===== config.mk =====
export PLATFORM = sky130hd
export DESIGN_NAME = cordicMagPh
export DESIGN_NICKNAME = cordicMagPh
export VERILOG_FILES = /design/flow/design.v
export SDC_FILE = /design/flow/constraint.sdc
export NUM_CORES = 4
export LEC_CHECK = 0
export ABC_AREA = 1
export CAP_MARGIN = 35
export CELL_PAD_IN_SITES_DETAIL_PLACEMENT = 1
export CORE_ASPECT_RATIO = 0.83
export CORE_MARGIN = 2
export CORE_UTILIZATION = 35
export CTS_CLUSTER_SIZE = 83
export GPL_ROUTABILITY_DRIVEN = 0
export GPL_TIMING_DRIVEN = 0
export PLACE_DENSITY_LB_ADDON = 0.22
export SETUP_SLACK_MARGIN = 0.4
export SLEW_MARGIN = 0

===== constraint.sdc =====
create_clock -name core_clock -period 11.4 [get_ports {clk}]
set_input_delay 2.2800 -clock core_clock [delete_from_list [all_inputs] [get_ports {clk}]]
set_output_delay 2.2800 -clock core_clock [all_outputs]
set_load 0.01 [all_outputs]

===== design.v =====
module cordicMagPh
   #(parameter integer N        = 13,  
     parameter integer XY_WIDTH = 18)  
    (input  wire                           clk,
     input  wire                           reset,    
     input  wire                           st,       
     input  wire signed [XY_WIDTH - 1 : 0] xin,      
     input  wire signed [XY_WIDTH - 1 : 0] yin,      
     output reg                            rdy,      
     output wire        [XY_WIDTH - 1 : 0] mag,      
     output wire signed [XY_WIDTH + 1 : 0] ph);      
    localparam integer N_WIDTH = $clog2(N);
    reg signed [XY_WIDTH + 1 : 0] x, y, z;
    reg        [N_WIDTH  - 1 : 0] ni;       
    reg                           qrt;      
    wire signed [XY_WIDTH + 1 : 0] xShift, yShift;
    wire        [XY_WIDTH - 2 : 0] atan;
    reg  signed [XY_WIDTH + 1 : 0] zCnv;
    reg          [XY_WIDTH : 0] a;
    reg  [2 * XY_WIDTH - 1 : 0] r;
    localparam [1 : 0] ST0 = 2'd0, ST1 = 2'd1, ST2 = 2'd2, ST3 = 2'd3;
    reg [1 : 0] state;
    localparam integer PKG_WIDTH = XY_WIDTH + 1;
    function [63:0] atanLUTlong;
        input integer i;
        begin
            case (i)
                0: atanLUTlong = 64'd2305843009213693952;
                1: atanLUTlong = 64'd1361218612134873344;
                2: atanLUTlong = 64'd719230530580881024;
                3: atanLUTlong = 64'd365092647525521984;
                4: atanLUTlong = 64'd183254791493294816;
                5: atanLUTlong = 64'd91716730292036224;
                6: atanLUTlong = 64'd45869556482713136;
                7: atanLUTlong = 64'd22936177926750896;
                8: atanLUTlong = 64'd11468263948075832;
                9: atanLUTlong = 64'd5734153847876408;
                10: atanLUTlong = 64'd2867079658191484;
                11: atanLUTlong = 64'd1433540170878135;
                12: atanLUTlong = 64'd716770128161890;
                13: atanLUTlong = 64'd358385069421298;
                14: atanLUTlong = 64'd179192535378193;
                15: atanLUTlong = 64'd89596267772540;
                16: atanLUTlong = 64'd44798133896700;
                17: atanLUTlong = 64'd22399066949654;
                18: atanLUTlong = 64'd11199533474990;
                19: atanLUTlong = 64'd5599766737515;
                20: atanLUTlong = 64'd2799883368760;
                21: atanLUTlong = 64'd1399941684380;
                22: atanLUTlong = 64'd699970842190;
                23: atanLUTlong = 64'd349985421095;
                24: atanLUTlong = 64'd174992710548;
                25: atanLUTlong = 64'd87496355274;
                26: atanLUTlong = 64'd43748177637;
                27: atanLUTlong = 64'd21874088818;
                28: atanLUTlong = 64'd10937044409;
                29: atanLUTlong = 64'd5468522205;
                30: atanLUTlong = 64'd2734261102;
                31: atanLUTlong = 64'd1367130551;
                32: atanLUTlong = 64'd683565276;
                33: atanLUTlong = 64'd341782638;
                34: atanLUTlong = 64'd170891319;
                35: atanLUTlong = 64'd85445659;
                36: atanLUTlong = 64'd42722830;
                37: atanLUTlong = 64'd21361415;
                38: atanLUTlong = 64'd10680707;
                39: atanLUTlong = 64'd5340354;
                40: atanLUTlong = 64'd2670177;
                41: atanLUTlong = 64'd1335088;
                42: atanLUTlong = 64'd667544;
                43: atanLUTlong = 64'd333772;
                44: atanLUTlong = 64'd166886;
                45: atanLUTlong = 64'd83443;
                46: atanLUTlong = 64'd41722;
                47: atanLUTlong = 64'd20861;
                48: atanLUTlong = 64'd10430;
                49: atanLUTlong = 64'd5215;
                50: atanLUTlong = 64'd2608;
                51: atanLUTlong = 64'd1304;
                52: atanLUTlong = 64'd652;
                53: atanLUTlong = 64'd326;
                54: atanLUTlong = 64'd163;
                55: atanLUTlong = 64'd81;
                56: atanLUTlong = 64'd41;
                57: atanLUTlong = 64'd20;
                58: atanLUTlong = 64'd10;
                59: atanLUTlong = 64'd5;
                60: atanLUTlong = 64'd3;
                61: atanLUTlong = 64'd1;
                62: atanLUTlong = 64'd1;
                63: atanLUTlong = 64'd0;
                default: atanLUTlong = 64'd0;
            endcase
        end
    endfunction
    function [63:0] coefdLUTlong;
        input integer i;
        begin
            case (i)
                0: coefdLUTlong = 64'd3260954456333195264;
                1: coefdLUTlong = 64'd2916686334356757504;
                2: coefdLUTlong = 64'd2829601372552588288;
                3: coefdLUTlong = 64'd2807750841902562304;
                4: coefdLUTlong = 64'd2802282967498353152;
                5: coefdLUTlong = 64'd2800915666627739136;
                6: coefdLUTlong = 64'd2800573820569637376;
                7: coefdLUTlong = 64'd2800488357751430656;
                8: coefdLUTlong = 64'd2800466991965381120;
                9: coefdLUTlong = 64'd2800461650513774592;
                10: coefdLUTlong = 64'd2800460315150554624;
                11: coefdLUTlong = 64'd2800459981309729792;
                12: coefdLUTlong = 64'd2800459897849522176;
                13: coefdLUTlong = 64'd2800459876984470016;
                14: coefdLUTlong = 64'd2800459871768206848;
                15: coefdLUTlong = 64'd2800459870464141312;
                16: coefdLUTlong = 64'd2800459870138124800;
                17: coefdLUTlong = 64'd2800459870056620544;
                18: coefdLUTlong = 64'd2800459870036244480;
                19: coefdLUTlong = 64'd2800459870031150592;
                20: coefdLUTlong = 64'd2800459870029877248;
                21: coefdLUTlong = 64'd2800459870029558784;
                22: coefdLUTlong = 64'd2800459870029479424;
                23: coefdLUTlong = 64'd2800459870029459456;
                24: coefdLUTlong = 64'd2800459870029454336;
                25: coefdLUTlong = 64'd2800459870029453312;
                default: coefdLUTlong = 64'd0;
            endcase
        end
    endfunction
    localparam integer COEFD_LUT_LONG_SIZE = 26;
    function [PKG_WIDTH - 3 : 0] atanLUTshort;
        input integer i;
        reg [63 : 0] v;
        begin
            v = atanLUTlong(i);
            atanLUTshort = v[61 -: PKG_WIDTH - 2];
        end
    endfunction
    function [PKG_WIDTH - 3 : 0] coefdInit;
        input integer dummy;
        reg [63 : 0] v;
        begin
            if (N - 1 > COEFD_LUT_LONG_SIZE - 1)
                v = coefdLUTlong(COEFD_LUT_LONG_SIZE - 1);
            else
                v = coefdLUTlong(N - 1);
            coefdInit = v[61 -: PKG_WIDTH - 2];
        end
    endfunction
    localparam [PKG_WIDTH - 3 : 0] coefd = coefdInit(0);
    function [PKG_WIDTH - 1 : 0] signalSaturate;
        input [PKG_WIDTH - 1 : 0] x;
        begin
            if (x[PKG_WIDTH - 1 : PKG_WIDTH - 2] == 2'b01) begin
                signalSaturate = {2'b01, {(PKG_WIDTH - 2){1'b0}}};
            end else if (x[PKG_WIDTH - 1 : PKG_WIDTH - 2] == 2'b10) begin
                signalSaturate = {2'b11, {(PKG_WIDTH - 2){1'b0}}};
            end else begin
                signalSaturate = x;
            end
        end
    endfunction
    always @(posedge clk or posedge reset)
    if (reset) begin
        rdy   <= 1'b0;
        x     <= {(XY_WIDTH + 2){1'b0}};
        y     <= {(XY_WIDTH + 2){1'b0}};
        z     <= {(XY_WIDTH + 2){1'b0}};
        ni    <= {N_WIDTH{1'b0}};
        qrt   <= 1'b0;
        state <= ST0;
    end else begin
        if (st) begin  
            rdy <= 1'b0;
            ni  <= {N_WIDTH{1'b0}};  
            if (xin < 0) begin
                x   <= -xin;
                qrt <= 1'b1;
            end else begin  
                x   <= xin;
                qrt <= 1'b0;
            end
            y <= yin;
            state <= ST1;
        end else begin
            case (state)
                ST0: begin
                    rdy <= 1'b1;
                end
                ST1: begin
                    if (y == 0) begin  
                        rdy <= 1'b1;
                        if (~qrt) begin  
                            z <= {(XY_WIDTH + 2){1'b0}};
                        end else begin
                            z <= {2'b01, {XY_WIDTH{1'b0}}};  
                        end
                        state <= ST0;  
                    end else begin  
                        if (y < 0) begin
                            x <= x - y;
                            y <= y + x;
                            z <= -atan;
                        end else begin
                            x <= x + y;
                            y <= y - x;
                            z <= atan;
                        end
                        ni    <= ni + 1'd1;
                        state <= ST2;
                    end
                end
                ST2: begin
                    if (y < 0) begin
                        x <= x - yShift;
                        y <= y + xShift;
                        z <= z - atan;
                    end else begin  
                        x <= x + yShift;
                        y <= y - xShift;
                        z <= z + atan;
                    end
                    if (ni < N - 1) begin  
                        ni    <= ni + 1'd1;
                        state <= ST2;
                    end else begin
                        ni    <= {N_WIDTH{1'b0}};
                        state <= ST3;
                    end
                end
                ST3: begin
                    rdy   <= 1'b1;
                    x     <= {1'b0, r[2 * XY_WIDTH - 1 : XY_WIDTH - 1]};
                    z     <= zCnv;
                    state <= ST0;
                end
            endcase
        end
    end
    assign xShift = x >>> ni;
    assign yShift = y >>> ni;
    assign atan   = atanLUTshort(ni);
    always @(*) begin
        if (x >= 0) begin
            a = x[XY_WIDTH : 0];
        end else begin
            a = {(XY_WIDTH + 1){1'b0}};
        end
        r = a * coefd;
    end
    always @(*) begin
        zCnv = {z[XY_WIDTH + 1], signalSaturate(z[XY_WIDTH : 0])};
        if (~qrt) begin  
            zCnv = zCnv;
        end else begin     
            if (zCnv >= 0) begin
                zCnv = {2'b01, {XY_WIDTH{1'b0}}} - zCnv;  
            end else begin
                zCnv = {2'b11, {XY_WIDTH{1'b0}}} - zCnv;  
            end
        end
    end
    assign mag = x[XY_WIDTH - 1 : 0];
    assign ph  = z;
endmodule

===== run.sh =====
#!/bin/bash
# the make line also repeats each setting of config.mk as NAME=value (left out here)
make -C /OpenROAD-flow-scripts/flow DESIGN_CONFIG=/design/flow/config.mk WORK_HOME=/design/flow/orfs CLKGATE_MAP_FILE= finish

==> out/qor_table.md, run 1 <==
| Group | Result | Reported |
| --- | --- | --- |
| cts | Num Clock Sinks | 70 |
| floorplan | Total die size | 61,100 µm² |
| run | Max-capacitance violation count | 0 |
| worst hold path | Startpoint of the worst hold path | state[2] |
| final timing | Sum of negative setup slack | 0 ps |
| final timing | Slew HR | 28.0% |
| worst setup path | Buf+Inv Stages, Crit Path | 9 |
| cts | Cts repair resizes | 0 |
| synth | Summed instance area of the synthesized netlist | 20,700 µm² |
| synth | Unique masters post-synth | 62 |
| synth | Syn Nets | 3,688 |
| cts | Maximum level of the CTS H-tree | 3 |
| status | Result of the run | no timing/DRC/antenna violations |
| synth | Ranking of synthesized cells by area | sky130_fd_sc_hd__ha_1 16%, sky130_fd_sc_hd__nand2_1 12%, sky130_fd_sc_hd__fa_1 12% |
| place | Placed Cells incl. Taps | 4,138 |
| synth | Total of flip-flops plus latches after synthesis | 70 |
| place | Detailed placer's ending HPWL | 79,800 µm |
| final layout | Number of non-filler instances in the completed layout | 4,157 |
| cts | Number of buffers added by the clock tree synthesis step | 9 |
| synth | Synth Area in Simple Gates | 27.9% |
| run | Total tool warning count | 70 |
| final layout | Synthesis-to-layout area growth | 10.3% |
| drt | Final ANT Viol Nets | 0 |
| synth | Average size of a mapped cell | 6.34 µm² |
| synth | Most instantiated flip-flop cell in the synthesis netlist | sky130_fd_sc_hd__dfrtp_1 |
| synth | XORs/XNORs by Area | 3.89% |
| synth | Async set-reset flop share out of synthesis | 100% |
| worst setup path | Critical Path Fanout Max | 10 |
| cts | Clock latency on the worst-skew pair | 390 ps |
| final layout | Number of fillers in the final layout | 7,814 |
| synth | Count of instantiated cells in the yosys netlist | 3,265 |
| worst setup path | Cell depth of the worst setup path | 27 |
| floorplan | Standard-cell rows | 81 |
| worst setup path | Arrival time of the worst setup path | 8080 ps |
| worst setup path | Critical path launch point | x[19] |
| worst setup path | Endpoint of the worst register-to-register path | x[15] |
| worst hold path | Path class of the lowest-slack min-delay path | flip-flop to flip-flop |
| floorplan | Number of primary I/O pins | 78 |
| global route | Total grt overflow | 0 |
| final timing | Unrepaired setup endpoints after global routing | no |
| final timing | Skew final | 15.9 ps |
| worst setup path | Cell with the biggest individual delay on the critical path | sky130_fd_sc_hd__nor2_1 |
| drt | Count of vias placed by the detailed router | 23,900 |
| drt | Detailed Routing Iterations Pass 1 | 5 |
| drt | Average wire per cell in the routed design | 23.3 µm |
| worst setup path | Type of the worst setup path | flip-flop to flip-flop |
| global route | Number of global-route vias before repair | 23,700 |
| synth | AND-OR/OR-AND Cells, Area Fraction | 18.9% |
| final layout | Total number of nets in the final design | 3,786 |
| synth | Synthesized instance count | 3,265 |
| synth | Top cells by count | 685 x sky130_fd_sc_hd__nand2_1, 527 x sky130_fd_sc_hd__inv_1, 271 x sky130_fd_sc_hd__nor2_1, 262 x sky130_fd_sc_hd__a21oi_1, 257 x sky130_fd_sc_hd__ha_1 |
| final timing | Final setup vio count | 0 |
| cts | Clock edge transition at the registers on the reported setup and hold paths | 80 ps |
| cts | CTS hold repair buffers | 0 |
| cts | Postcts setup bufs | 0 |
| synth | Register share after synthesis | 8.47% |
| drt | DRC | 0 |
| worst setup path | Last element of the critical path | x[15] |
| global route | Global-route wire length before repair | 146,000 µm |
| global route | GRT Overall Usage | 31.4% |
| floorplan | Floorplan die height | 226 µm |
| worst setup path | Startpoint of the worst-slack reg-to-reg timing path | x[19] |
| synth | Yosys-reported design area after synthesis | 20,700 µm² |
| worst setup path | Data required time at the worst endpoint | 11,670 ps |
| final timing | Shortest clock period the worst path allows after layout | 7800 ps |
| worst setup path | Critical path endpoint category | flip-flop |
| synth | Post-synthesis mux area share | 0% |
| floorplan | Core Region | 58,700 µm² |
| global route | Initial antenna violation count | 3 |
| final timing | Slew Limit Fails | 0 |
| worst setup path | FF-to-FF setup slack | 3600 ps |
| place | Buffers added on ports | 77 |
| drt | Initial DRC Count | 2,354 |
| synth | Count of flip-flops with a built-in enable after synthesis | 0 |
| worst setup path | Maximum cell stage delay along the critical path | 760 ps |
| worst hold path | Hold worst-path end | state[1] |
| final timing | Final hold vios | 0 |
| global route | Largest net degree at the start of global routing | 43 |
| worst setup path | Startpoint types | flip-flop |
| floorplan | Width of the chip | 271 µm |
| worst setup path | Kind of cell adding the most delay to the critical path | adder cells |
| synth | Largest area contributor in the synthesized netlist | sky130_fd_sc_hd__ha_1 |
| synth | Adders+Majority by Area | 27.8% |
| drt | Routed via count divided by cell count | 5.76 |
| drt | Final wirelength | 96,800 µm |
| final timing | Fmax | 128 MHz |
| final timing | Final period util | 68.4% |
| final timing | Actual transition at the worst max-transition pin | 1080 ps |
| cts | CTS tree | done |
| cts | Deepest clock path buffer count | 2 |
| synth | Dominant combinational family | simple AND/OR/NAND/NOR gates |
| floorplan | Init Core Util | 35.3% |
| worst hold path | Cell depth of the worst hold path | 2 |
| synth | Count of yosys warnings during synthesis | 1 |
| cts | Clock root buffer | sky130_fd_sc_hd__clkbuf_16 |
| worst setup path | Worst reg2reg path depth | 27 |
| synth | Synth top area share | 15.5% |
| synth | Cell with the most instances after synthesis | sky130_fd_sc_hd__nand2_1 |
## per-layer routing
layer | up-vias | track usage, % | part of all wire [%]
met1 | 11600 | 43.5 | 44
met4 | 2 | 10.8 | 3.7
li1 | 10900 | - | -
met3 | 219 | 10.8 | 13
met5 | - | 0 | 0.0072
met2 | 1199 | 45.0 | 40
## metrics by stage
stage / util [%] / area, µm² / hold WS (ps) / setup slack (ps)
floorplan: - / 20700 / 513 / 5260
global placement: 38.3 / 22500 / 551 / 3740
detailed placement: 38.4 / 22500 / 562 / 3660
CTS: 38.9 / 22800 / 574 / 3620
global route: 38.9 / 22800 / 602 / 3080
finish: 38.9 / 22800 / 575 / 3600
## final cells by class
cell class / instances / area (µm²) / area share [%]
buffer: 126 / 654 / 2.87
multi-input combinational: 2530 / 16300 / 71.2
tap: 788 / 986 / 4.32
clock inverter: 7 / 47.5 / 0.208
sequential: 70 / 1750 / 7.68
timing repair buffer: 87 / 876 / 3.84
inverter: 539 / 2030 / 8.91
clock buffer: 9 / 225 / 0.986
antenna: 1 / 2.50 / 0.0110
==> inputs of run 2 (changes only) <==
ABC_AREA = not set   (was 1)
CAP_MARGIN = 20   (was 35)
CELL_PAD_IN_SITES_DETAIL_PLACEMENT = not set   (was 1)
CORE_ASPECT_RATIO = not set   (was 0.83)
CORE_UTILIZATION = 71   (was 35)
CTS_CLUSTER_SIZE = 48   (was 83)
GPL_ROUTABILITY_DRIVEN = not set   (was 0)
GPL_TIMING_DRIVEN = not set   (was 0)
MAX_ROUTING_LAYER = met4   (was not set)
PLACE_DENSITY_LB_ADDON = 0.01   (was 0.22)
SETUP_SLACK_MARGIN = 1.71   (was 0.4)
SLEW_MARGIN = 20   (was 0)
clock period = 5.93 ns   (was 11.4 ns; I/O delays follow)
==> run 2 against run 1 <==
The flow now stops in 5_1_grt. Synthesized cell count fell by 26%. Die size fell by 53%. Area after synthesis fell by 7.0%.
==> out/qor_table.md, run 2 <==
| Group | Result | Reported |
| --- | --- | --- |
| synth | Most instantiated flip-flop cell in the synthesis netlist | sky130_fd_sc_hd__dfrtp_1 |
| cts | CTS hold repair buffers | 0 |
| synth | Yosys-reported design area after synthesis | 19,200 µm² |
| synth | Synth top area share | 16.7% |
| floorplan | Width of the chip | 169 µm |
| status | Stopped at | 5_1_grt |
| global route | Total grt overflow | 494 |
| synth | Count of instantiated cells in the yosys netlist | 2,407 |
| synth | Total of flip-flops plus latches after synthesis | 70 |
| status | Result of the run | did not finish |
| place | Buffers added on ports | 77 |
| floorplan | Core Region | 26,800 µm² |
| synth | Count of flip-flops with a built-in enable after synthesis | 0 |
| synth | Count of yosys warnings during synthesis | 1 |
| floorplan | Floorplan die height | 169 µm |
| synth | Top cells by count | 282 x sky130_fd_sc_hd__inv_1, 257 x sky130_fd_sc_hd__ha_1, 205 x sky130_fd_sc_hd__nand2_1, 171 x sky130_fd_sc_hd__a21oi_1, 170 x sky130_fd_sc_hd__nor2_1 |
| synth | Syn Nets | 2,830 |
| synth | Largest area contributor in the synthesized netlist | sky130_fd_sc_hd__ha_1 |
| cts | Number of buffers added by the clock tree synthesis step | 9 |
| place | Place WS | -659 ps |
| place | Detailed placer's ending HPWL | 54,800 µm |
| synth | Unique masters post-synth | 93 |
| place | Routability congestion estimate from global placement | 1.01 |
| cts | Maximum level of the CTS H-tree | 3 |
| synth | XORs/XNORs by Area | 7.68% |
| synth | Average size of a mapped cell | 8.00 µm² |
| cts | Clock root buffer | sky130_fd_sc_hd__clkbuf_16 |
| synth | Ranking of synthesized cells by area | sky130_fd_sc_hd__ha_1 17%, sky130_fd_sc_hd__fa_1 13%, sky130_fd_sc_hd__dfrtp_1 9.0% |
| synth | Dominant combinational family | adder cells |
| synth | Async set-reset flop share out of synthesis | 100% |
| synth | Adders+Majority by Area | 29.9% |
| synth | Summed instance area of the synthesized netlist | 19,200 µm² |
| floorplan | Number of primary I/O pins | 78 |
| synth | Post-synthesis mux area share | 7.53% |
| global route | GRT Overall Usage | 88.4% |
| floorplan | Init Core Util | 71.8% |
| synth | Synth Area in Simple Gates | 15.4% |
| synth | Cell with the most instances after synthesis | sky130_fd_sc_hd__inv_1 |
| status | Run-stopping error | [ERROR GRT-0232] Routing congestion too high. Check the congestion heatmap in the GUI. |
| synth | AND-OR/OR-AND Cells, Area Fraction | 21.5% |
| floorplan | Total die size | 28,400 µm² |
| synth | Register share after synthesis | 9.11% |
| floorplan | Standard-cell rows | 60 |
| cts | Deepest clock path buffer count | 2 |
| synth | Synthesized instance count | 2,407 |
| cts | Num Clock Sinks | 70 |
[run 2: repair_timing]
item                                    CTS
buffers inserted                         72
endpoints found under the setup margin   50
pin swaps                                90
gates cloned                              1
gates resized                           173
[run 2: per-layer routing]
layer,overflow,track usage (%)
met5,-,-
met4,133,86.2
met3,36,77.0
met2,302,101
met1,23,85.7
[run 2: through the flow]
step                cells  area, µm²  setup TNS [ps]
floorplan            2407      19700            -547
global placement     2823      21200           -2220
detailed placement   2823      21200           -7410
CTS                  2912      22800           -4480
==> inputs of run 3 (changes only) <==
ABC_AREA = 0   (was not set)
CORE_UTILIZATION = 72   (was 71)
CTS_CLUSTER_DIAMETER = 304   (was not set)
CTS_CLUSTER_SIZE = 100   (was 48)
MAX_ROUTING_LAYER = not set   (was met4)
PLACE_DENSITY = 0.36   (was not set)
PLACE_DENSITY_LB_ADDON = not set   (was 0.01)
SETUP_SLACK_MARGIN = -0.45   (was 1.71)
clock period = 4.56 ns   (was 5.93 ns; I/O delays follow)
==> run 3 against run 2 <==
The flow again stops in 5_1_grt. Area after synthesis stayed put. Die size is 1.4% lower. Synthesized cell count stayed put.
==> out/qor_table.md, run 3 <==
| Group | Result | Reported |
| --- | --- | --- |
| cts | CTS hold repair buffers | 0 |
| synth | Syn Nets | 2,830 |
| floorplan | Floorplan die height | 168 µm |
| floorplan | Total die size | 28,100 µm² |
| synth | Most instantiated flip-flop cell in the synthesis netlist | sky130_fd_sc_hd__dfrtp_1 |
| synth | Dominant combinational family | adder cells |
| place | Detailed placer's ending HPWL | 56,800 µm |
| cts | Num Clock Sinks | 70 |
| floorplan | Standard-cell rows | 59 |
| global route | Total grt overflow | 9 |
| synth | Average size of a mapped cell | 8.00 µm² |
| synth | Synth Area in Simple Gates | 15.4% |
| synth | Synth top area share | 16.7% |
| synth | Total of flip-flops plus latches after synthesis | 70 |
| synth | Ranking of synthesized cells by area | sky130_fd_sc_hd__ha_1 17%, sky130_fd_sc_hd__fa_1 13%, sky130_fd_sc_hd__dfrtp_1 9.0% |
| place | Buffers added on ports | 77 |
| synth | Count of yosys warnings during synthesis | 1 |
| synth | Yosys-reported design area after synthesis | 19,200 µm² |
| cts | Clock root buffer | sky130_fd_sc_hd__clkbuf_16 |
| status | Result of the run | did not finish |
| cts | Number of buffers added by the clock tree synthesis step | 9 |
| global route | GRT Overall Usage | 65.1% |
| synth | Unique masters post-synth | 93 |
| synth | Register share after synthesis | 9.11% |
| synth | Top cells by count | 282 x sky130_fd_sc_hd__inv_1, 257 x sky130_fd_sc_hd__ha_1, 205 x sky130_fd_sc_hd__nand2_1, 171 x sky130_fd_sc_hd__a21oi_1, 170 x sky130_fd_sc_hd__nor2_1 |
| synth | Synthesized instance count | 2,407 |
| synth | Async set-reset flop share out of synthesis | 100% |
| synth | Adders+Majority by Area | 29.9% |
| status | Run-stopping error | [ERROR GRT-0232] Routing congestion too high. Check the congestion heatmap in the GUI. |
| status | Stopped at | 5_1_grt |
| synth | Count of flip-flops with a built-in enable after synthesis | 0 |
| floorplan | Width of the chip | 168 µm |
| synth | XORs/XNORs by Area | 7.68% |
| synth | AND-OR/OR-AND Cells, Area Fraction | 21.5% |
| floorplan | Init Core Util | 73.7% |
| place | Routability congestion estimate from global placement | 1.06 |
| synth | Largest area contributor in the synthesized netlist | sky130_fd_sc_hd__ha_1 |
| place | Place WS | -2030 ps |
| cts | Deepest clock path buffer count | 2 |
| cts | Maximum level of the CTS H-tree | 3 |
| floorplan | Number of primary I/O pins | 78 |
| synth | Cell with the most instances after synthesis | sky130_fd_sc_hd__inv_1 |
| synth | Count of instantiated cells in the yosys netlist | 2,407 |
| synth | Post-synthesis mux area share | 7.53% |
| synth | Summed instance area of the synthesized netlist | 19,200 µm² |
| floorplan | Core Region | 26,100 µm² |
==> run 3: routing by layer <==
| metal | track usage [%] | overflow |
|---|---|---|
| met1 | 69.1 | 0 |
| met2 | 86.6 | 4 |
| met3 | 42.5 | 0 |
| met4 | 57.9 | 5 |
| met5 | 13.6 | 0 |
==> run 3: through the flow <==
step | area (µm²) | hold WS, ps | setup TNS, ps | instances
after floorplan | 19500 | 488 | -24070 | 2407
after global placement | 22400 | 486 | -27840 | 2993
after detailed placement | 22400 | 505 | -33760 | 2993
after CTS | 22900 | 521 | -32020 | 3011
==> run 3: timing repair <==
item                                    in CTS
endpoints found under the setup margin      19
pin swaps                                   46
setup buffers                                5
endpoints found under the hold margin        0
gates resized                               53
==> inputs of run 4 (changes only) <==
ABC_AREA = 1   (was 0)
CORE_ASPECT_RATIO = 1.72   (was not set)
CORE_UTILIZATION = 69   (was 72)
CTS_CLUSTER_DIAMETER = 103   (was 304)
CTS_CLUSTER_SIZE = 99   (was 100)
PLACE_DENSITY = not set   (was 0.36)
PLACE_DENSITY_LB_ADDON = 0.3   (was not set)
SETUP_SLACK_MARGIN = not set   (was -0.45)
clock period = 8.0 ns   (was 4.56 ns; I/O delays follow)
==> run 4 against run 3 <==
The run now finishes clean. Synthesized cell count increased by 36%. Die size increased by 12%. Area after synthesis increased by 7.5%.
==> out/qor_table.md, run 4 <==
| Group | Result | Reported |
| --- | --- | --- |
| synth | Unique masters post-synth | 62 |
| worst setup path | Maximum cell stage delay along the critical path | 750 ps |
| worst hold path | Cell depth of the worst hold path | 2 |
| global route | GRT Overall Usage | 55.9% |
| global route | Largest net degree at the start of global routing | 85 |
| cts | Number of buffers added by the clock tree synthesis step | 9 |
| synth | Ranking of synthesized cells by area | sky130_fd_sc_hd__ha_1 16%, sky130_fd_sc_hd__nand2_1 12%, sky130_fd_sc_hd__fa_1 12% |
| worst setup path | Cell depth of the worst setup path | 25 |
| floorplan | Total die size | 31,400 µm² |
| synth | Adders+Majority by Area | 27.8% |
| floorplan | Floorplan die height | 231 µm |
| final timing | Final hold vios | 0 |
| synth | Total of flip-flops plus latches after synthesis | 70 |
| worst hold path | Hold worst-path end | state[0] |
| worst setup path | Data required time at the worst endpoint | 8250 ps |
| final timing | Unrepaired setup endpoints after global routing | no |
| drt | Routed via count divided by cell count | 6.66 |
| place | Detailed placer's ending HPWL | 66,200 µm |
| worst hold path | Path class of the lowest-slack min-delay path | flip-flop to flip-flop |
| synth | Syn Nets | 3,688 |
| worst setup path | Startpoint types | flip-flop |
| drt | Detailed Routing Iterations Pass 1 | 12 |
| final layout | Final standard cell utilization of the core | 73.6% |
| cts | CTS hold repair buffers | 0 |
| drt | DRC | 0 |
| cts | Maximum level of the CTS H-tree | 3 |
| synth | Synth top area share | 15.5% |
| synth | Count of flip-flops with a built-in enable after synthesis | 0 |
| final timing | Slew HR | 15.6% |
| worst setup path | Critical path launch point | x[10] |
| final layout | Total number of nets in the final design | 3,683 |
| drt | Final wirelength | 85,600 µm |
| worst setup path | Critical path endpoint category | flip-flop |
| worst setup path | Startpoint of the worst-slack reg-to-reg timing path | x[10] |
| synth | Count of yosys warnings during synthesis | 1 |
| synth | AND-OR/OR-AND Cells, Area Fraction | 18.9% |
| cts | Clock root buffer | sky130_fd_sc_hd__clkbuf_16 |
| cts | CTS tree | done |
| drt | Final ANT Viol Nets | 0 |
| final layout | Synthesis-to-layout area growth | 5.67% |
| global route | Total grt overflow | 0 |
| run | Max-capacitance violation count | 0 |
| final timing | Sum of negative setup slack | 0 ps |
| synth | Top cells by count | 685 x sky130_fd_sc_hd__nand2_1, 527 x sky130_fd_sc_hd__inv_1, 271 x sky130_fd_sc_hd__nor2_1, 262 x sky130_fd_sc_hd__a21oi_1, 257 x sky130_fd_sc_hd__ha_1 |
| worst setup path | Kind of cell adding the most delay to the critical path | adder cells |
| status | Result of the run | no timing/DRC/antenna violations |
| worst setup path | Critical Path Fanout Max | 8 |
| synth | Summed instance area of the synthesized netlist | 20,700 µm² |
| cts | Clock latency on the worst-skew pair | 370 ps |
| cts | Clock edge transition at the registers on the reported setup and hold paths | 60 ps |
| drt | Diodes inserted | 0 |
| final timing | Slew Limit Fails | 0 |
| worst setup path | Endpoint of the worst register-to-register path | x[18] |
| drt | Average wire per cell in the routed design | 23.5 µm |
| synth | Post-synthesis mux area share | 0% |
| synth | Synth Area in Simple Gates | 27.9% |
| place | Buffers added on ports | 77 |
| worst setup path | Last element of the critical path | x[18] |
| final timing | Shortest clock period the worst path allows after layout | 7090 ps |
| final timing | Actual transition at the worst max-transition pin | 1250 ps |
| global route | Global-route wire length before repair | 134,000 µm |
| final timing | Skew final | 16.5 ps |
| cts | Postcts setup bufs | 0 |
| floorplan | Width of the chip | 136 µm |
| place | Routability congestion estimate from global placement | 1.12 |
| cts | Deepest clock path buffer count | 2 |
| worst setup path | Worst reg2reg path depth | 25 |
| synth | Register share after synthesis | 8.47% |
| floorplan | Number of primary I/O pins | 78 |
| final timing | Final setup vio count | 0 |
| synth | Most instantiated flip-flop cell in the synthesis netlist | sky130_fd_sc_hd__dfrtp_1 |
| final timing | Final period util | 88.6% |
| drt | Count of vias placed by the detailed router | 24,300 |
| synth | Largest area contributor in the synthesized netlist | sky130_fd_sc_hd__ha_1 |
| synth | Dominant combinational family | simple AND/OR/NAND/NOR gates |
| floorplan | Init Core Util | 69.7% |
| floorplan | Standard-cell rows | 83 |
| synth | Async set-reset flop share out of synthesis | 100% |
| cts | Num Clock Sinks | 70 |
| worst setup path | Type of the worst setup path | flip-flop to flip-flop |
| worst setup path | Buf+Inv Stages, Crit Path | 6 |
| synth | Count of instantiated cells in the yosys netlist | 3,265 |
| worst setup path | Arrival time of the worst setup path | 7340 ps |
| worst setup path | FF-to-FF setup slack | 910 ps |
| drt | Initial DRC Count | 3,231 |
| global route | Initial antenna violation count | 1 |
| worst hold path | Startpoint of the worst hold path | state[0] |
| cts | Cts repair resizes | 0 |
| floorplan | Core Region | 29,700 µm² |
| synth | XORs/XNORs by Area | 3.89% |
| synth | Cell with the most instances after synthesis | sky130_fd_sc_hd__nand2_1 |
| final timing | Fmax | 141 MHz |
| worst setup path | Cell with the biggest individual delay on the critical path | sky130_fd_sc_hd__nor2_1 |
| synth | Synthesized instance count | 3,265 |
| synth | Average size of a mapped cell | 6.34 µm² |
| global route | Number of global-route vias before repair | 24,400 |
| run | Total tool warning count | 70 |
| synth | Yosys-reported design area after synthesis | 20,700 µm² |
[run 4: per-layer routing]
metal	global-route usage (%)	vias to the layer above	share of wire, %
met5	1.14	-	0
met4	57.3	0	13
met3	23.7	795	12
met2	86.0	1871	45
met1	53.9	10900	30
li1	-	10700	-
[run 4: stage by stage]
| stage | hold WS [ps] | worst slack, ps | cells | instance area [µm²] |
|---|---|---|---|---|
| after floorplan | 513 | 1860 | 3265 | 20700 |
| after global placement | 539 | 1340 | 3631 | 21500 |
| after detailed placement | 546 | 1230 | 3631 | 21500 |
| after CTS | 567 | 1170 | 3647 | 21900 |
| after global routing | 632 | 587 | 3647 | 21900 |
| final | 583 | 911 | 3647 | 21900 |
[run 4: final cells by class]
type | count | area [µm²]
fill | 2521 | 7830
timing repair buffer | 110 | 1020
sequential | 70 | 1760
inverter | 539 | 2030
multi-input combinational | 2530 | 16300
tap | 382 | 478
clock buffer | 10 | 239
clock inverter | 6 | 83.8
==> inputs of run 5 (changes only) <==
ABC_AREA = not set   (was 1)
CAP_MARGIN = 0   (was 20)
CORE_ASPECT_RATIO = 0.83   (was 1.72)
CORE_UTILIZATION = 35   (was 69)
CTS_CLUSTER_DIAMETER = not set   (was 103)
CTS_CLUSTER_SIZE = 83   (was 99)
GPL_TIMING_DRIVEN = 0   (was not set)
PLACE_DENSITY_LB_ADDON = 0.22   (was 0.3)
SETUP_SLACK_MARGIN = 3.28   (was not set)
SLEW_MARGIN = 0   (was 20)
clock period = 11.4 ns   (was 8.0 ns; I/O delays follow)
==> run 5 against run 4 <==
Clock skew shrank 0.90 ps. Global-route usage is 28 points lower. Sequential cell count did not move. Die size rose by 81%. Sequential share of layout area is 0.20 points higher. Non-clock buffer count increased by 105. Largest cell class unchanged. Cell count shrank 12%.
==> out/qor_table.md, run 5 <==
| Group | Result | Reported |
| --- | --- | --- |
| synth | Adders+Majority by Area | 29.9% |
| synth | Summed instance area of the synthesized netlist | 19,200 µm² |
| worst setup path | Critical-path cell list | buf_2 -> inv_4 -> clkbuf_2 -> nand2_1 -> fa_1 -> fa_1 -> inv_1 -> fa_1 -> fa_1 -> fa_1 -> inv_1 -> fa_1 -> inv_1 -> ha_1 -> a21oi_1 -> o21ai_0 -> a31o_2 -> o311a_1 -> a311oi_4 -> a21o_2 -> and2b_1 -> o21ai_0 -> or4b_1 -> nand3_1 |
| drt | Routed via count divided by cell count | 5.92 |
| synth | Dominant combinational family | adder cells |
| worst setup path | Endpoint of the worst register-to-register path | x[12] |
| final timing | Skew final | 15.7 ps |
| synth | Synthesized instance count | 2,407 |
| drt | Count of vias placed by the detailed router | 19,100 |
| cts | Number of buffers added by the clock tree synthesis step | 9 |
| worst setup path | Buf+Inv Stages, Crit Path | 6 |
| floorplan | Standard-cell rows | 78 |
| synth | AND-OR/OR-AND Cells, Area Fraction | 21.5% |
| final timing | Final period util | 68.3% |
| final timing | Final setup vio count | 0 |
| worst setup path | Dominant cell type by count on the critical path | sky130_fd_sc_hd__fa_1 |
| final layout | Total number of nets in the final design | 2,920 |
| drt | Average wire per cell in the routed design | 24.5 µm |
| synth | Syn Nets | 2,830 |
| synth | Async set-reset flop share out of synthesis | 100% |
| worst setup path | Critical path endpoint category | flip-flop |
| final timing | Slew Limit Fails | 0 |
| run | Max-capacitance violation count | 0 |
| worst setup path | Kind of cell adding the most delay to the critical path | adder cells |
| final layout | Flop area | 1750 µm² |
| synth | Cell with the most instances after synthesis | sky130_fd_sc_hd__inv_1 |
| synth | Average size of a mapped cell | 8.00 µm² |
| synth | Yosys-reported design area after synthesis | 19,200 µm² |
| synth | Register share after synthesis | 9.11% |
| global route | Total grt overflow | 0 |
| drt | Detailed Routing Iterations Pass 1 | 6 |
| final layout | Logic area | 15,800 µm² |
| place | Buffers added on ports | 76 |
| synth | Unique masters post-synth | 93 |
| final timing | Min setup slack post-route | 3610 ps |
| global route | Global-route wire length before repair | 118,000 µm |
| final timing | Actual transition at the worst max-transition pin | 1370 ps |
| worst setup path | Critical Path Fanout Max | 10 |
| cts | Num Clock Sinks | 70 |
| worst setup path | Worst reg2reg path depth | 24 |
| synth | Count of flip-flops with a built-in enable after synthesis | 0 |
| floorplan | Width of the chip | 261 µm |
| synth | Synth Area in Simple Gates | 15.4% |
| final layout | Cell area after layout | 21,300 µm² |
| worst setup path | FF-to-FF setup slack | 3610 ps |
| global route | Number of global-route vias before repair | 18,600 |
| floorplan | Init Core Util | 35.3% |
| place | Post-Place Cell Area | 20,900 µm² |
| final timing | Final hold vios | 0 |
| drt | DRC | 0 |
| synth | Count of yosys warnings during synthesis | 1 |
| worst setup path | Cell depth of the worst setup path | 24 |
| drt | Final ANT Viol Nets | 0 |
| worst setup path | Startpoint of the worst-slack reg-to-reg timing path | x[19] |
| synth | Top cells by count | 282 x sky130_fd_sc_hd__inv_1, 257 x sky130_fd_sc_hd__ha_1, 205 x sky130_fd_sc_hd__nand2_1, 171 x sky130_fd_sc_hd__a21oi_1, 170 x sky130_fd_sc_hd__nor2_1 |
| floorplan | Floorplan die height | 218 µm |
| floorplan | Number of primary I/O pins | 78 |
| global route | GRT Overall Usage | 27.8% |
| drt | Final wirelength | 79,000 µm |
| synth | Most instantiated flip-flop cell in the synthesis netlist | sky130_fd_sc_hd__dfrtp_1 |
| place | Detailed placer's ending HPWL | 63,300 µm |
| worst hold path | Hold worst-path end | state[0] |
| floorplan | Core Region | 54,500 µm² |
| synth | Count of instantiated cells in the yosys netlist | 2,407 |
| worst setup path | Maximum cell stage delay along the critical path | 590 ps |
| global route | Initial antenna violation count | 2 |
| cts | CTS tree | done |
| final timing | Sum of negative setup slack | 0 ps |
| drt | Initial DRC Count | 2,124 |
| place | Routability congestion estimate from global placement | 0.992 |
| floorplan | Total die size | 56,900 µm² |
| synth | Total of flip-flops plus latches after synthesis | 70 |
| run | Total tool warning count | 70 |
| worst setup path | Cell with the biggest individual delay on the critical path | sky130_fd_sc_hd__fa_1 |
| cts | CTS hold repair buffers | 0 |
| final timing | Unrepaired setup endpoints after global routing | no |
| worst setup path | Type of the worst setup path | flip-flop to flip-flop |
| final timing | Shortest clock period the worst path allows after layout | 7790 ps |
| worst hold path | Path class of the lowest-slack min-delay path | flip-flop to flip-flop |
| synth | Largest area contributor in the synthesized netlist | sky130_fd_sc_hd__ha_1 |
| status | Result of the run | no timing/DRC/antenna violations |
| place | Place WS | 2930 ps |
| cts | Deepest clock path buffer count | 2 |
| synth | Ranking of synthesized cells by area | sky130_fd_sc_hd__ha_1 17%, sky130_fd_sc_hd__fa_1 13%, sky130_fd_sc_hd__dfrtp_1 9.0% |
| final layout | Synthesis-to-layout area growth | 10.6% |
| synth | XORs/XNORs by Area | 7.68% |
| worst hold path | Startpoint of the worst hold path | state[0] |
| worst setup path | Last element of the critical path | x[12] |
| final timing | Slew HR | 8.56% |
| final layout | Number of fillers in the final layout | 5,710 |
| synth | Post-synthesis mux area share | 7.53% |
| cts | Clock edge transition at the registers on the reported setup and hold paths | 70 ps |
| worst setup path | Critical path launch point | x[19] |
| worst hold path | Cell depth of the worst hold path | 2 |
| cts | Maximum level of the CTS H-tree | 3 |
| final timing | Fmax | 128 MHz |
| global route | Largest net degree at the start of global routing | 43 |
| cts | Clock latency on the worst-skew pair | 390 ps |
| worst setup path | Arrival time of the worst setup path | 8120 ps |
| worst setup path | Data required time at the worst endpoint | 11,730 ps |
| final layout | Final standard cell utilization of the core | 39.1% |
| synth | Synth top area share | 16.7% |
| worst setup path | Startpoint types | flip-flop |
| cts | Clock root buffer | sky130_fd_sc_hd__clkbuf_16 |
==> run 5: routing by layer <==
metal	up-vias	part of all wire [%]	global-route usage [%]
li1	8674	-	-
met5	-	0.015	0
met1	9375	44	38.6
met3	144	9.7	7.86
met2	883	42	40.8
met4	2	3.7	10.2
==> run 5: through the flow <==
stage | cells | hold WS (ps)
floorplan | 2407 | 488
global placement | 3203 | 498
detailed placement | 3204 | 508
CTS | 3220 | 517
global route | 3222 | 544
finish | 3224 | 522
==> run 5: area by class of cell <==
type | instances | share of cell area [%]
tap | 720 | 4.23
buffer | 136 | 2.95
antenna | 2 | 0.0235
multi-input combinational | 1913 | 74.3
inverter | 288 | 5.12
clock inverter | 5 | 0.276
sequential | 70 | 8.23
timing repair buffer | 79 | 3.77
clock buffer | 11 | 1.14
==> run 5: repair_timing <==
item                       CTS  global route
setup buffers                0             2
resized                      3             9
setup endpoints to repair   10             8
==> inputs of run 6 (changes only) <==
CORE_ASPECT_RATIO = 1.36   (was 0.83)
CORE_UTILIZATION = 67   (was 35)
GPL_TIMING_DRIVEN = 1   (was 0)
PLACE_DENSITY = 0.77   (was not set)
PLACE_DENSITY_LB_ADDON = not set   (was 0.22)
==> run 6 against run 5 <==
Still clean. Sequential cell count stayed put. Die size is 47% lower. Cell count is 14% lower. Count of clock-buffer cells in the layout is 2 higher. Synthesized cell count stayed put. Maximum frequency is 1.3% higher. Worst hold slack worse by 5.4 ps. Critical path depth is 1 lower. First-iteration DRC count is 6.9% lower. Critical endpoint unchanged. Largest cell class unchanged. Highest routed layer is now met4.
==> out/qor_table.md, run 6 <==
| Group | Result | Reported |
| --- | --- | --- |
| worst setup path | Critical path launch point | x[19] |
| synth | Largest area contributor in the synthesized netlist | sky130_fd_sc_hd__ha_1 |
| final layout | Logic area | 15,800 µm² |
| final layout | Total number of nets in the final design | 2,808 |
| cts | Postcts setup bufs | 0 |
| final timing | Slew HR | 21.7% |
| final timing | Final setup vio count | 0 |
| worst setup path | Critical Path Fanout Max | 18 |
| synth | Summed instance area of the synthesized netlist | 19,200 µm² |
| worst setup path | Arrival time of the worst setup path | 8000 ps |
| final timing | Shortest clock period the worst path allows after layout | 7690 ps |
| run | Max-capacitance violation count | 0 |
| drt | Wl on met1 | 22,400 µm |
| status | Result of the run | no timing/DRC/antenna violations |
| cts | Number of buffers added by the clock tree synthesis step | 9 |
| worst setup path | FF-to-FF setup slack | 3710 ps |
| global route | Number of global-route vias before repair | 19,300 |
| floorplan | Number of primary I/O pins | 78 |
| synth | Async set-reset flop share out of synthesis | 100% |
| synth | Count of flip-flops with a built-in enable after synthesis | 0 |
| synth | Synth top area share | 16.7% |
| place | Detailed placer's ending HPWL | 53,000 µm |
| synth | Syn Nets | 2,830 |
| worst hold path | Startpoint of the worst hold path | state[0] |
| floorplan | Init Core Util | 67.8% |
| global route | Largest net degree at the start of global routing | 85 |
| final layout | Number of fillers in the final layout | 2,224 |
| synth | Synthesized instance count | 2,407 |
| drt | Met3 Wirelength | 6490 µm |
| synth | AND-OR/OR-AND Cells, Area Fraction | 21.5% |
| cts | CTS tree | done |
| worst setup path | Data required time at the worst endpoint | 11,720 ps |
| worst setup path | Cell with the biggest individual delay on the critical path | sky130_fd_sc_hd__fa_1 |
| drt | Final ANT Viol Nets | 0 |
| global route | Initial antenna violation count | 1 |
| worst setup path | Critical-path cell list | clkinvlp_4 -> nand2_1 -> inv_1 -> ha_1 -> fa_1 -> inv_1 -> fa_1 -> inv_1 -> fa_1 -> fa_1 -> inv_1 -> fa_1 -> inv_1 -> ha_1 -> and4_1 -> a31o_2 -> o311a_1 -> a311oi_2 -> a21o_1 -> and2b_1 -> o21ai_0 -> or4b_1 -> nand3_1 |
| drt | Average wire per cell in the routed design | 25.0 µm |
| cts | Deepest clock path buffer count | 2 |
| drt | Uppermost routed layer | met4 |
| synth | Yosys-reported design area after synthesis | 19,200 µm² |
| synth | Ranking of synthesized cells by area | sky130_fd_sc_hd__ha_1 17%, sky130_fd_sc_hd__fa_1 13%, sky130_fd_sc_hd__dfrtp_1 9.0% |
| global route | Global-route wire length before repair | 107,000 µm |
| synth | Dominant combinational family | adder cells |
| drt | Routed via count divided by cell count | 6.97 |
| global route | Total grt overflow | 0 |
| worst setup path | Buf+Inv Stages, Crit Path | 6 |
| synth | Cell with the most instances after synthesis | sky130_fd_sc_hd__inv_1 |
| place | Routability congestion estimate from global placement | 0.993 |
| synth | Synth Area in Simple Gates | 15.4% |
| floorplan | Width of the chip | 149 µm |
| synth | Count of yosys warnings during synthesis | 1 |
| final timing | Final hold vios | 0 |
| cts | Num Clock Sinks | 70 |
| floorplan | Standard-cell rows | 72 |
| synth | Most instantiated flip-flop cell in the synthesis netlist | sky130_fd_sc_hd__dfrtp_1 |
| synth | Register share after synthesis | 9.11% |
| worst hold path | Hold worst-path end | state[0] |
| final timing | Actual transition at the worst max-transition pin | 1140 ps |
| worst hold path | Path class of the lowest-slack min-delay path | flip-flop to flip-flop |
| worst hold path | Cell depth of the worst hold path | 2 |
| final timing | Sum of negative setup slack | 0 ps |
| synth | Unique masters post-synth | 93 |
| worst setup path | Maximum cell stage delay along the critical path | 560 ps |
| place | Buffers added on ports | 77 |
| final layout | Number of non-filler instances in the completed layout | 2,764 |
| final layout | Synthesis-to-layout area growth | 5.98% |
| cts | Clock edge transition at the registers on the reported setup and hold paths | 60 ps |
| final timing | Final period util | 67.4% |
| synth | Total of flip-flops plus latches after synthesis | 70 |
| final layout | Cell area after layout | 20,400 µm² |
| synth | Top cells by count | 282 x sky130_fd_sc_hd__inv_1, 257 x sky130_fd_sc_hd__ha_1, 205 x sky130_fd_sc_hd__nand2_1, 171 x sky130_fd_sc_hd__a21oi_1, 170 x sky130_fd_sc_hd__nor2_1 |
| floorplan | Floorplan die height | 202 µm |
| floorplan | Core Region | 28,400 µm² |
| final timing | Skew final | 10.0 ps |
| cts | Maximum level of the CTS H-tree | 3 |
| synth | Adders+Majority by Area | 29.9% |
| worst setup path | Worst reg2reg path depth | 23 |
| worst setup path | Endpoint of the worst register-to-register path | x[12] |
| place | Placed Cells incl. Taps | 2,744 |
| worst setup path | Kind of cell adding the most delay to the critical path | adder cells |
| worst setup path | Cell depth of the worst setup path | 23 |
| drt | Count of vias placed by the detailed router | 19,300 |
| final timing | Fmax | 130 MHz |
| synth | XORs/XNORs by Area | 7.68% |
| final layout | Flop area | 1760 µm² |
| drt | Final wirelength | 69,200 µm |
| synth | Average size of a mapped cell | 8.00 µm² |
| worst setup path | Startpoint of the worst-slack reg-to-reg timing path | x[19] |
| drt | Initial DRC Count | 1,978 |
| worst setup path | Critical path endpoint category | flip-flop |
| drt | Met2 routed wirelength | 32,700 µm |
| run | Total tool warning count | 70 |
| synth | Post-synthesis mux area share | 7.53% |
| drt | DRC | 0 |
| floorplan | Total die size | 30,100 µm² |
| worst setup path | Type of the worst setup path | flip-flop to flip-flop |
| global route | GRT Overall Usage | 46.7% |
| worst setup path | Last element of the critical path | x[12] |
| cts | Clock root buffer | sky130_fd_sc_hd__clkbuf_16 |
| cts | Clock latency on the worst-skew pair | 380 ps |
| synth | Count of instantiated cells in the yosys netlist | 2,407 |
| drt | Detailed Routing Iterations Pass 1 | 8 |
| place | Post-Place Cell Area | 20,100 µm² |
| final timing | Slew Limit Fails | 0 |
| worst setup path | Startpoint types | flip-flop |
| final timing | Unrepaired setup endpoints after global routing | no |
[run 6: what timing repair did]
| action | CTS | global route |
|---|---|---|
| resized | 0 | 2 |
| hold buffers | 0 | 0 |
| setup endpoints to repair | 0 | 1 |
[run 6: cell type report]
class	instances	area share (%)
timing repair buffer	103	4.71
tap	370	2.27
clock inverter	3	0.331
multi-input combinational	1913	77.4
antenna	4	0.0491
clock buffer	13	1.28
inverter	288	5.32
sequential	70	8.63
[run 6: per-stage QoR]
stage	setup WS (ps)	hold slack [ps]	utilization, %
2_1_floorplan	4450	488	-
3_3_place_gp	3800	502	70.7
3_5_place_dp	3560	506	70.7
4_1_cts	3560	514	71.8
5_1_grt	3470	545	71.9
6_report	3710	516	71.9
[run 6: metal layers]
metal	track usage, %	up-vias
li1	-	8434
met1	49.6	9047
met2	76.9	1306
met3	11.5	477
met4	39.5	0
met5	0.167	-
==> inputs of run 7 (changes only) <==
ABC_AREA = 1   (was not set)
CAP_MARGIN = 20   (was 0)
CORE_ASPECT_RATIO = 1.72   (was 1.36)
CORE_UTILIZATION = 40   (was 67)
CTS_CLUSTER_DIAMETER = 226   (was not set)
CTS_CLUSTER_SIZE = 99   (was 83)
GPL_TIMING_DRIVEN = not set   (was 1)
PLACE_DENSITY = 0.35   (was 0.77)
SETUP_SLACK_MARGIN = not set   (was 3.28)
SLEW_MARGIN = 20   (was 0)
clock period = 8.0 ns   (was 11.4 ns; I/O delays follow)
==> run 7 against run 6 <==
Still clean on timing, DRC and antenna. Register-to-register slack got worse by 2600 ps. Cell area grew 9.2%. Global-route usage decreased by 11 points. Sequential cell count did not move. First-iteration DRC count is 16% lower. Die size up 78%. Setup slack worse by 2600 ps.
==> out/qor_table.md, run 7 <==
| Group | Result | Reported |
| --- | --- | --- |
| place | Detailed placer's ending HPWL | 78,800 µm |
| floorplan | Floorplan die height | 302 µm |
| global route | Total grt overflow | 0 |
| worst setup path | FF-to-FF setup slack | 1080 ps |
| cts | Clock root buffer | sky130_fd_sc_hd__clkbuf_16 |
| synth | Dominant combinational family | simple AND/OR/NAND/NOR gates |
| worst setup path | Startpoint types | flip-flop |
| worst setup path | Cell with the biggest individual delay on the critical path | sky130_fd_sc_hd__dfrtp_1 |
| drt | Diodes inserted | 0 |
| worst hold path | Cell depth of the worst hold path | 2 |
| final layout | Total number of nets in the final design | 3,694 |
| worst setup path | Last element of the critical path | x[12] |
| synth | Yosys-reported design area after synthesis | 20,700 µm² |
| drt | Count of vias placed by the detailed router | 22,300 |
| floorplan | Core Region | 51,300 µm² |
| worst setup path | Maximum cell stage delay along the critical path | 670 ps |
| final timing | Final setup vio count | 0 |
| final timing | Min setup slack post-route | 1080 ps |
| synth | Most instantiated flip-flop cell in the synthesis netlist | sky130_fd_sc_hd__dfrtp_1 |
| final timing | Shortest clock period the worst path allows after layout | 6920 ps |
| synth | Top cells by count | 685 x sky130_fd_sc_hd__nand2_1, 527 x sky130_fd_sc_hd__inv_1, 271 x sky130_fd_sc_hd__nor2_1, 262 x sky130_fd_sc_hd__a21oi_1, 257 x sky130_fd_sc_hd__ha_1 |
| worst setup path | Critical path launch point | x[19] |
| status | Result of the run | no timing/DRC/antenna violations |
| synth | Post-synthesis mux area share | 0% |
| run | Total tool warning count | 72 |
| run | Max-capacitance violation count | 0 |
| synth | Count of yosys warnings during synthesis | 1 |
| final timing | Slew Limit Fails | 0 |
| cts | CTS tree | done |
| synth | Count of flip-flops with a built-in enable after synthesis | 0 |
| final timing | Final hold vios | 0 |
| drt | Final wirelength | 94,100 µm |
| final layout | Synthesis-to-layout area growth | 7.65% |
| cts | Clock edge transition at the registers on the reported setup and hold paths | 80 ps |
| synth | Count of instantiated cells in the yosys netlist | 3,265 |
| cts | Clock latency on the worst-skew pair | 390 ps |
| worst setup path | Data required time at the worst endpoint | 8270 ps |
| worst setup path | Critical-path cell list | nor2_1 -> inv_1 -> fa_1 -> fa_1 -> inv_1 -> fa_1 -> fa_1 -> fa_1 -> inv_1 -> fa_1 -> inv_1 -> ha_1 -> a21oi_1 -> o21ai_0 -> inv_1 -> nand2_1 -> a211oi_1 -> o21ai_0 -> o21ai_0 -> nand2_1 -> o21bai_1 -> inv_1 |
| worst hold path | Startpoint of the worst hold path | state[0] |
| final timing | Fmax | 145 MHz |
| place | Buffers added on ports | 77 |
| synth | Summed instance area of the synthesized netlist | 20,700 µm² |
| final timing | Slew HR | 21.4% |
| final layout | Logic area | 16,300 µm² |
| worst setup path | Kind of cell adding the most delay to the critical path | adder cells |
| cts | Cts repair resizes | 0 |
| worst setup path | Critical Path Fanout Max | 21 |
| worst hold path | Hold worst-path end | state[0] |
| floorplan | Total die size | 53,600 µm² |
| global route | Global-route wire length before repair | 139,000 µm |
| global route | Number of global-route vias before repair | 22,600 |
| synth | Average size of a mapped cell | 6.34 µm² |
| worst setup path | Type of the worst setup path | flip-flop to flip-flop |
| drt | Average wire per cell in the routed design | 23.9 µm |
| drt | Routed via count divided by cell count | 5.64 |
| cts | CTS hold repair buffers | 0 |
| place | Place WS | 1170 ps |
| synth | Adders+Majority by Area | 27.8% |
| synth | Ranking of synthesized cells by area | sky130_fd_sc_hd__ha_1 16%, sky130_fd_sc_hd__nand2_1 12%, sky130_fd_sc_hd__fa_1 12% |
| drt | Detailed Routing Iterations Pass 1 | 6 |
| synth | Synthesized instance count | 3,265 |
| final layout | Number of fillers in the final layout | 5,643 |
| worst setup path | Endpoint of the worst register-to-register path | x[12] |
| floorplan | Standard-cell rows | 109 |
| drt | Final ANT Viol Nets | 0 |
| drt | Initial DRC Count | 1,666 |
| global route | Largest net degree at the start of global routing | 88 |
| floorplan | Init Core Util | 40.4% |
| synth | Total of flip-flops plus latches after synthesis | 70 |
| worst setup path | Startpoint of the worst-slack reg-to-reg timing path | x[19] |
| worst setup path | Buf+Inv Stages, Crit Path | 6 |
| place | Routability congestion estimate from global placement | 0.985 |
| cts | Postcts setup bufs | 0 |
| cts | Num Clock Sinks | 70 |
| synth | Unique masters post-synth | 62 |
| global route | Initial antenna violation count | 1 |
| worst setup path | Worst reg2reg path depth | 22 |
| synth | Register share after synthesis | 8.47% |
| synth | XORs/XNORs by Area | 3.89% |
| worst setup path | Arrival time of the worst setup path | 7180 ps |
| synth | AND-OR/OR-AND Cells, Area Fraction | 18.9% |
| synth | Synth Area in Simple Gates | 27.9% |
| final timing | Unrepaired setup endpoints after global routing | no |
| synth | Largest area contributor in the synthesized netlist | sky130_fd_sc_hd__ha_1 |
| cts | Number of buffers added by the clock tree synthesis step | 9 |
| synth | Cell with the most instances after synthesis | sky130_fd_sc_hd__nand2_1 |
| final timing | Sum of negative setup slack | 0 ps |
| cts | Maximum level of the CTS H-tree | 3 |
| cts | Deepest clock path buffer count | 2 |
| synth | Syn Nets | 3,688 |
| floorplan | Number of primary I/O pins | 78 |
| final timing | Skew final | 19.7 ps |
| final timing | Actual transition at the worst max-transition pin | 1170 ps |
| global route | GRT Overall Usage | 35.3% |
| worst setup path | Cell depth of the worst setup path | 22 |
| drt | DRC | 0 |
| final timing | Final period util | 86.5% |
| synth | Async set-reset flop share out of synthesis | 100% |
| floorplan | Width of the chip | 177 µm |
| final layout | Flop area | 1760 µm² |
| worst setup path | Critical path endpoint category | flip-flop |
| synth | Synth top area share | 15.5% |
| worst hold path | Path class of the lowest-slack min-delay path | flip-flop to flip-flop |
-- run 7: through the flow --
step | hold slack, ps | utilization (%) | std cells | area (µm²)
after detailed placement | 555 | 42.9 | 3926 | 22000
after global routing | 612 | 43.4 | 3942 | 22300
after floorplan | 513 | - | 3265 | 20700
after global placement | 556 | 42.9 | 3926 | 22000
final | 572 | 43.4 | 3942 | 22300
after CTS | 568 | 43.4 | 3942 | 22300
-- run 7: per-layer routing --
layer	track usage (%)	wire [µm]
met1	35.7	32900
met3	3.08	3550
met5	0	13
met4	28.9	9150
met2	65.0	48500
-- run 7: cell type report --
type                            count  area share [%]
Multi-Input combinational cell   2530            73.0
Inverter                          539            9.13
Sequential cell                    70            7.88
Timing Repair Buffer              121            5.00
Tap cell                          666            3.74
Clock buffer                        9            1.01
Clock inverter                      7           0.258
==> inputs of run 8 (changes only) <==
ABC_AREA = not set   (was 1)
CAP_MARGIN = 0   (was 20)
CORE_ASPECT_RATIO = 0.94   (was 1.72)
CORE_UTILIZATION = 72   (was 40)
CTS_CLUSTER_DIAMETER = 262   (was 226)
CTS_CLUSTER_SIZE = 58   (was 99)
PLACE_DENSITY = not set   (was 0.35)
PLACE_DENSITY_LB_ADDON = 0.01   (was not set)
SETUP_SLACK_MARGIN = -0.58   (was not set)
TNS_END_PERCENT = 5   (was not set)
clock period = 5.69 ns   (was 8.0 ns; I/O delays follow)
==> run 8 against run 7 <==
Critical path depth grew 2. Area after synthesis shrank 7.0%. Now fails the layout checks on negative setup slack. Critical endpoint unchanged. Global-route usage rose by 16 points. Synthesized cell count is 26% lower. Critical path type unchanged. Routed wire length is 22% lower. Sequential share of layout area rose by 0.19 points.
==> out/qor_table.md, run 8 <==
| Group | Result | Reported |
| --- | --- | --- |
| worst setup path | Maximum cell stage delay along the critical path | 570 ps |
| worst setup path | Cell with the biggest individual delay on the critical path | sky130_fd_sc_hd__fa_1 |
| final layout | Cell area after layout | 21,800 µm² |
| global route | Total grt overflow | 0 |
| worst setup path | Cell depth of the worst setup path | 24 |
| final timing | Final setup vio count | 20 |
| cts | Clock root buffer | sky130_fd_sc_hd__clkbuf_16 |
| synth | Summed instance area of the synthesized netlist | 19,200 µm² |
| final timing | Slew Limit Fails | 0 |
| synth | Post-synthesis mux area share | 7.53% |
| drt | Count of vias placed by the detailed router | 20,800 |
| run | Total tool warning count | 73 |
| synth | Synth Area in Simple Gates | 15.4% |
| synth | Synthesized instance count | 2,407 |
| worst setup path | Buf+Inv Stages, Crit Path | 6 |
| synth | Async set-reset flop share out of synthesis | 100% |
| floorplan | Standard-cell rows | 58 |
| floorplan | Core Region | 26,500 µm² |
| worst setup path | Type of the worst setup path | flip-flop to flip-flop |
| worst setup path | Startpoint types | flip-flop |
| floorplan | Width of the chip | 173 µm |
| synth | Synth top area share | 16.7% |
| worst setup path | Worst reg2reg path depth | 24 |
| synth | Count of instantiated cells in the yosys netlist | 2,407 |
| synth | Cell with the most instances after synthesis | sky130_fd_sc_hd__inv_1 |
| final timing | Unrepaired setup endpoints after global routing | yes |
| global route | Global-route wire length before repair | 110,000 µm |
| final timing | Final period util | 116% |
| synth | Adders+Majority by Area | 29.9% |
| worst setup path | Arrival time of the worst setup path | 6880 ps |
| synth | Unique masters post-synth | 93 |
| worst hold path | Path class of the lowest-slack min-delay path | flip-flop to flip-flop |
| global route | GRT Overall Usage | 50.9% |
| drt | Average wire per cell in the routed design | 25.1 µm |
| final timing | Shortest clock period the worst path allows after layout | 6580 ps |
| worst setup path | Kind of cell adding the most delay to the critical path | adder cells |
| global route | Number of global-route vias before repair | 20,200 |
| final timing | Final hold vios | 0 |
| place | Buffers added on ports | 77 |
| cts | Num Clock Sinks | 70 |
| global route | Largest net degree at the start of global routing | 71 |
| cts | Clock latency on the worst-skew pair | 370 ps |
| synth | Count of yosys warnings during synthesis | 1 |
| worst setup path | Data required time at the worst endpoint | 5990 ps |
| worst hold path | Startpoint of the worst hold path | state[0] |
| synth | Top cells by count | 282 x sky130_fd_sc_hd__inv_1, 257 x sky130_fd_sc_hd__ha_1, 205 x sky130_fd_sc_hd__nand2_1, 171 x sky130_fd_sc_hd__a21oi_1, 170 x sky130_fd_sc_hd__nor2_1 |
| synth | Largest area contributor in the synthesized netlist | sky130_fd_sc_hd__ha_1 |
| synth | Yosys-reported design area after synthesis | 19,200 µm² |
| floorplan | Init Core Util | 72.7% |
| floorplan | Floorplan die height | 163 µm |
| drt | Routed via count divided by cell count | 7.15 |
| final timing | Min setup slack post-route | -892 ps |
| global route | Initial antenna violation count | 2 |
| worst setup path | Dominant cell type by count on the critical path | sky130_fd_sc_hd__fa_1 |
| final layout | Number of fillers in the final layout | 1,659 |
| status | Violated checks | negative setup slack |
| floorplan | Number of primary I/O pins | 78 |
| worst hold path | Hold worst-path end | state[0] |
| drt | Final ANT Viol Nets | 0 |
| drt | Initial DRC Count | 3,350 |
| cts | CTS tree | done |
| drt | DRC | 0 |
| synth | Average size of a mapped cell | 8.00 µm² |
| synth | Most instantiated flip-flop cell in the synthesis netlist | sky130_fd_sc_hd__dfrtp_1 |
| worst setup path | Critical Path Fanout Max | 7 |
| place | Detailed placer's ending HPWL | 55,200 µm |
| place | Routability congestion estimate from global placement | 1.06 |
| run | Max-capacitance violation count | 0 |
| worst setup path | Endpoint of the worst register-to-register path | x[12] |
| worst setup path | Last element of the critical path | x[12] |
| drt | Final wirelength | 73,100 µm |
| worst hold path | Cell depth of the worst hold path | 2 |
| synth | Total of flip-flops plus latches after synthesis | 70 |
| worst setup path | Critical path launch point | x[19] |
| synth | XORs/XNORs by Area | 7.68% |
| synth | Register share after synthesis | 9.11% |
| cts | Maximum level of the CTS H-tree | 3 |
| synth | Ranking of synthesized cells by area | sky130_fd_sc_hd__ha_1 17%, sky130_fd_sc_hd__fa_1 13%, sky130_fd_sc_hd__dfrtp_1 9.0% |
| synth | AND-OR/OR-AND Cells, Area Fraction | 21.5% |
| final timing | Skew final | 15.7 ps |
| final layout | Logic area | 16,000 µm² |
| final timing | Actual transition at the worst max-transition pin | 1210 ps |
| status | Result of the run | complete, but fails checks |
| cts | Number of buffers added by the clock tree synthesis step | 9 |
| final timing | Slew HR | 17.6% |
| final layout | Synthesis-to-layout area growth | 13.4% |
| drt | Detailed Routing Iterations Pass 1 | 9 |
| synth | Dominant combinational family | adder cells |
| final layout | Flop area | 1760 µm² |
| final timing | Fmax | 152 MHz |
| synth | Syn Nets | 2,830 |
-- run 8: cell type report --
class / count / share of cell area [%]
clock inverter: 7 / 0.258
tap: 360 / 2.06
timing repair buffer: 262 / 10.1
sequential: 70 / 8.07
antenna: 3 / 0.0344
multi-input combinational: 1913 / 73.4
clock buffer: 9 / 1.03
inverter: 288 / 5.01
-- run 8: metrics by stage --
step                setup WS, ps  util [%]  setup TNS, ps  std cells  hold WS [ps]
floorplan                   -574         -          -4150       2407           488
global placement            -701      80.6          -7700       2884           483
detailed placement         -1030      80.6         -13190       2884           508
CTS                         -801      82.1          -9930       2909           515
global route               -1050      82.4         -16750       2910           539
finish                      -892      82.4         -13330       2912           511
-- run 8: timing repair --
item / in CTS / in global routing
hold buffers: 0 / 0
setup buffers: 11 / 0
endpoints found under the setup margin: 13 / 13
gates resized: 16 / 18
pin swaps: 12 / 8
gates cloned: 0 / 0
-- run 8: metal layers --
layer | track usage, % | up-vias | wire [µm]
met5 | 0 | - | 0
met2 | 77.7 | 1891 | 30600
met4 | 33.2 | 0 | 6280
li1 | - | 8776 | -
met1 | 61.4 | 9554 | 25000
met3 | 18.0 | 594 | 11200
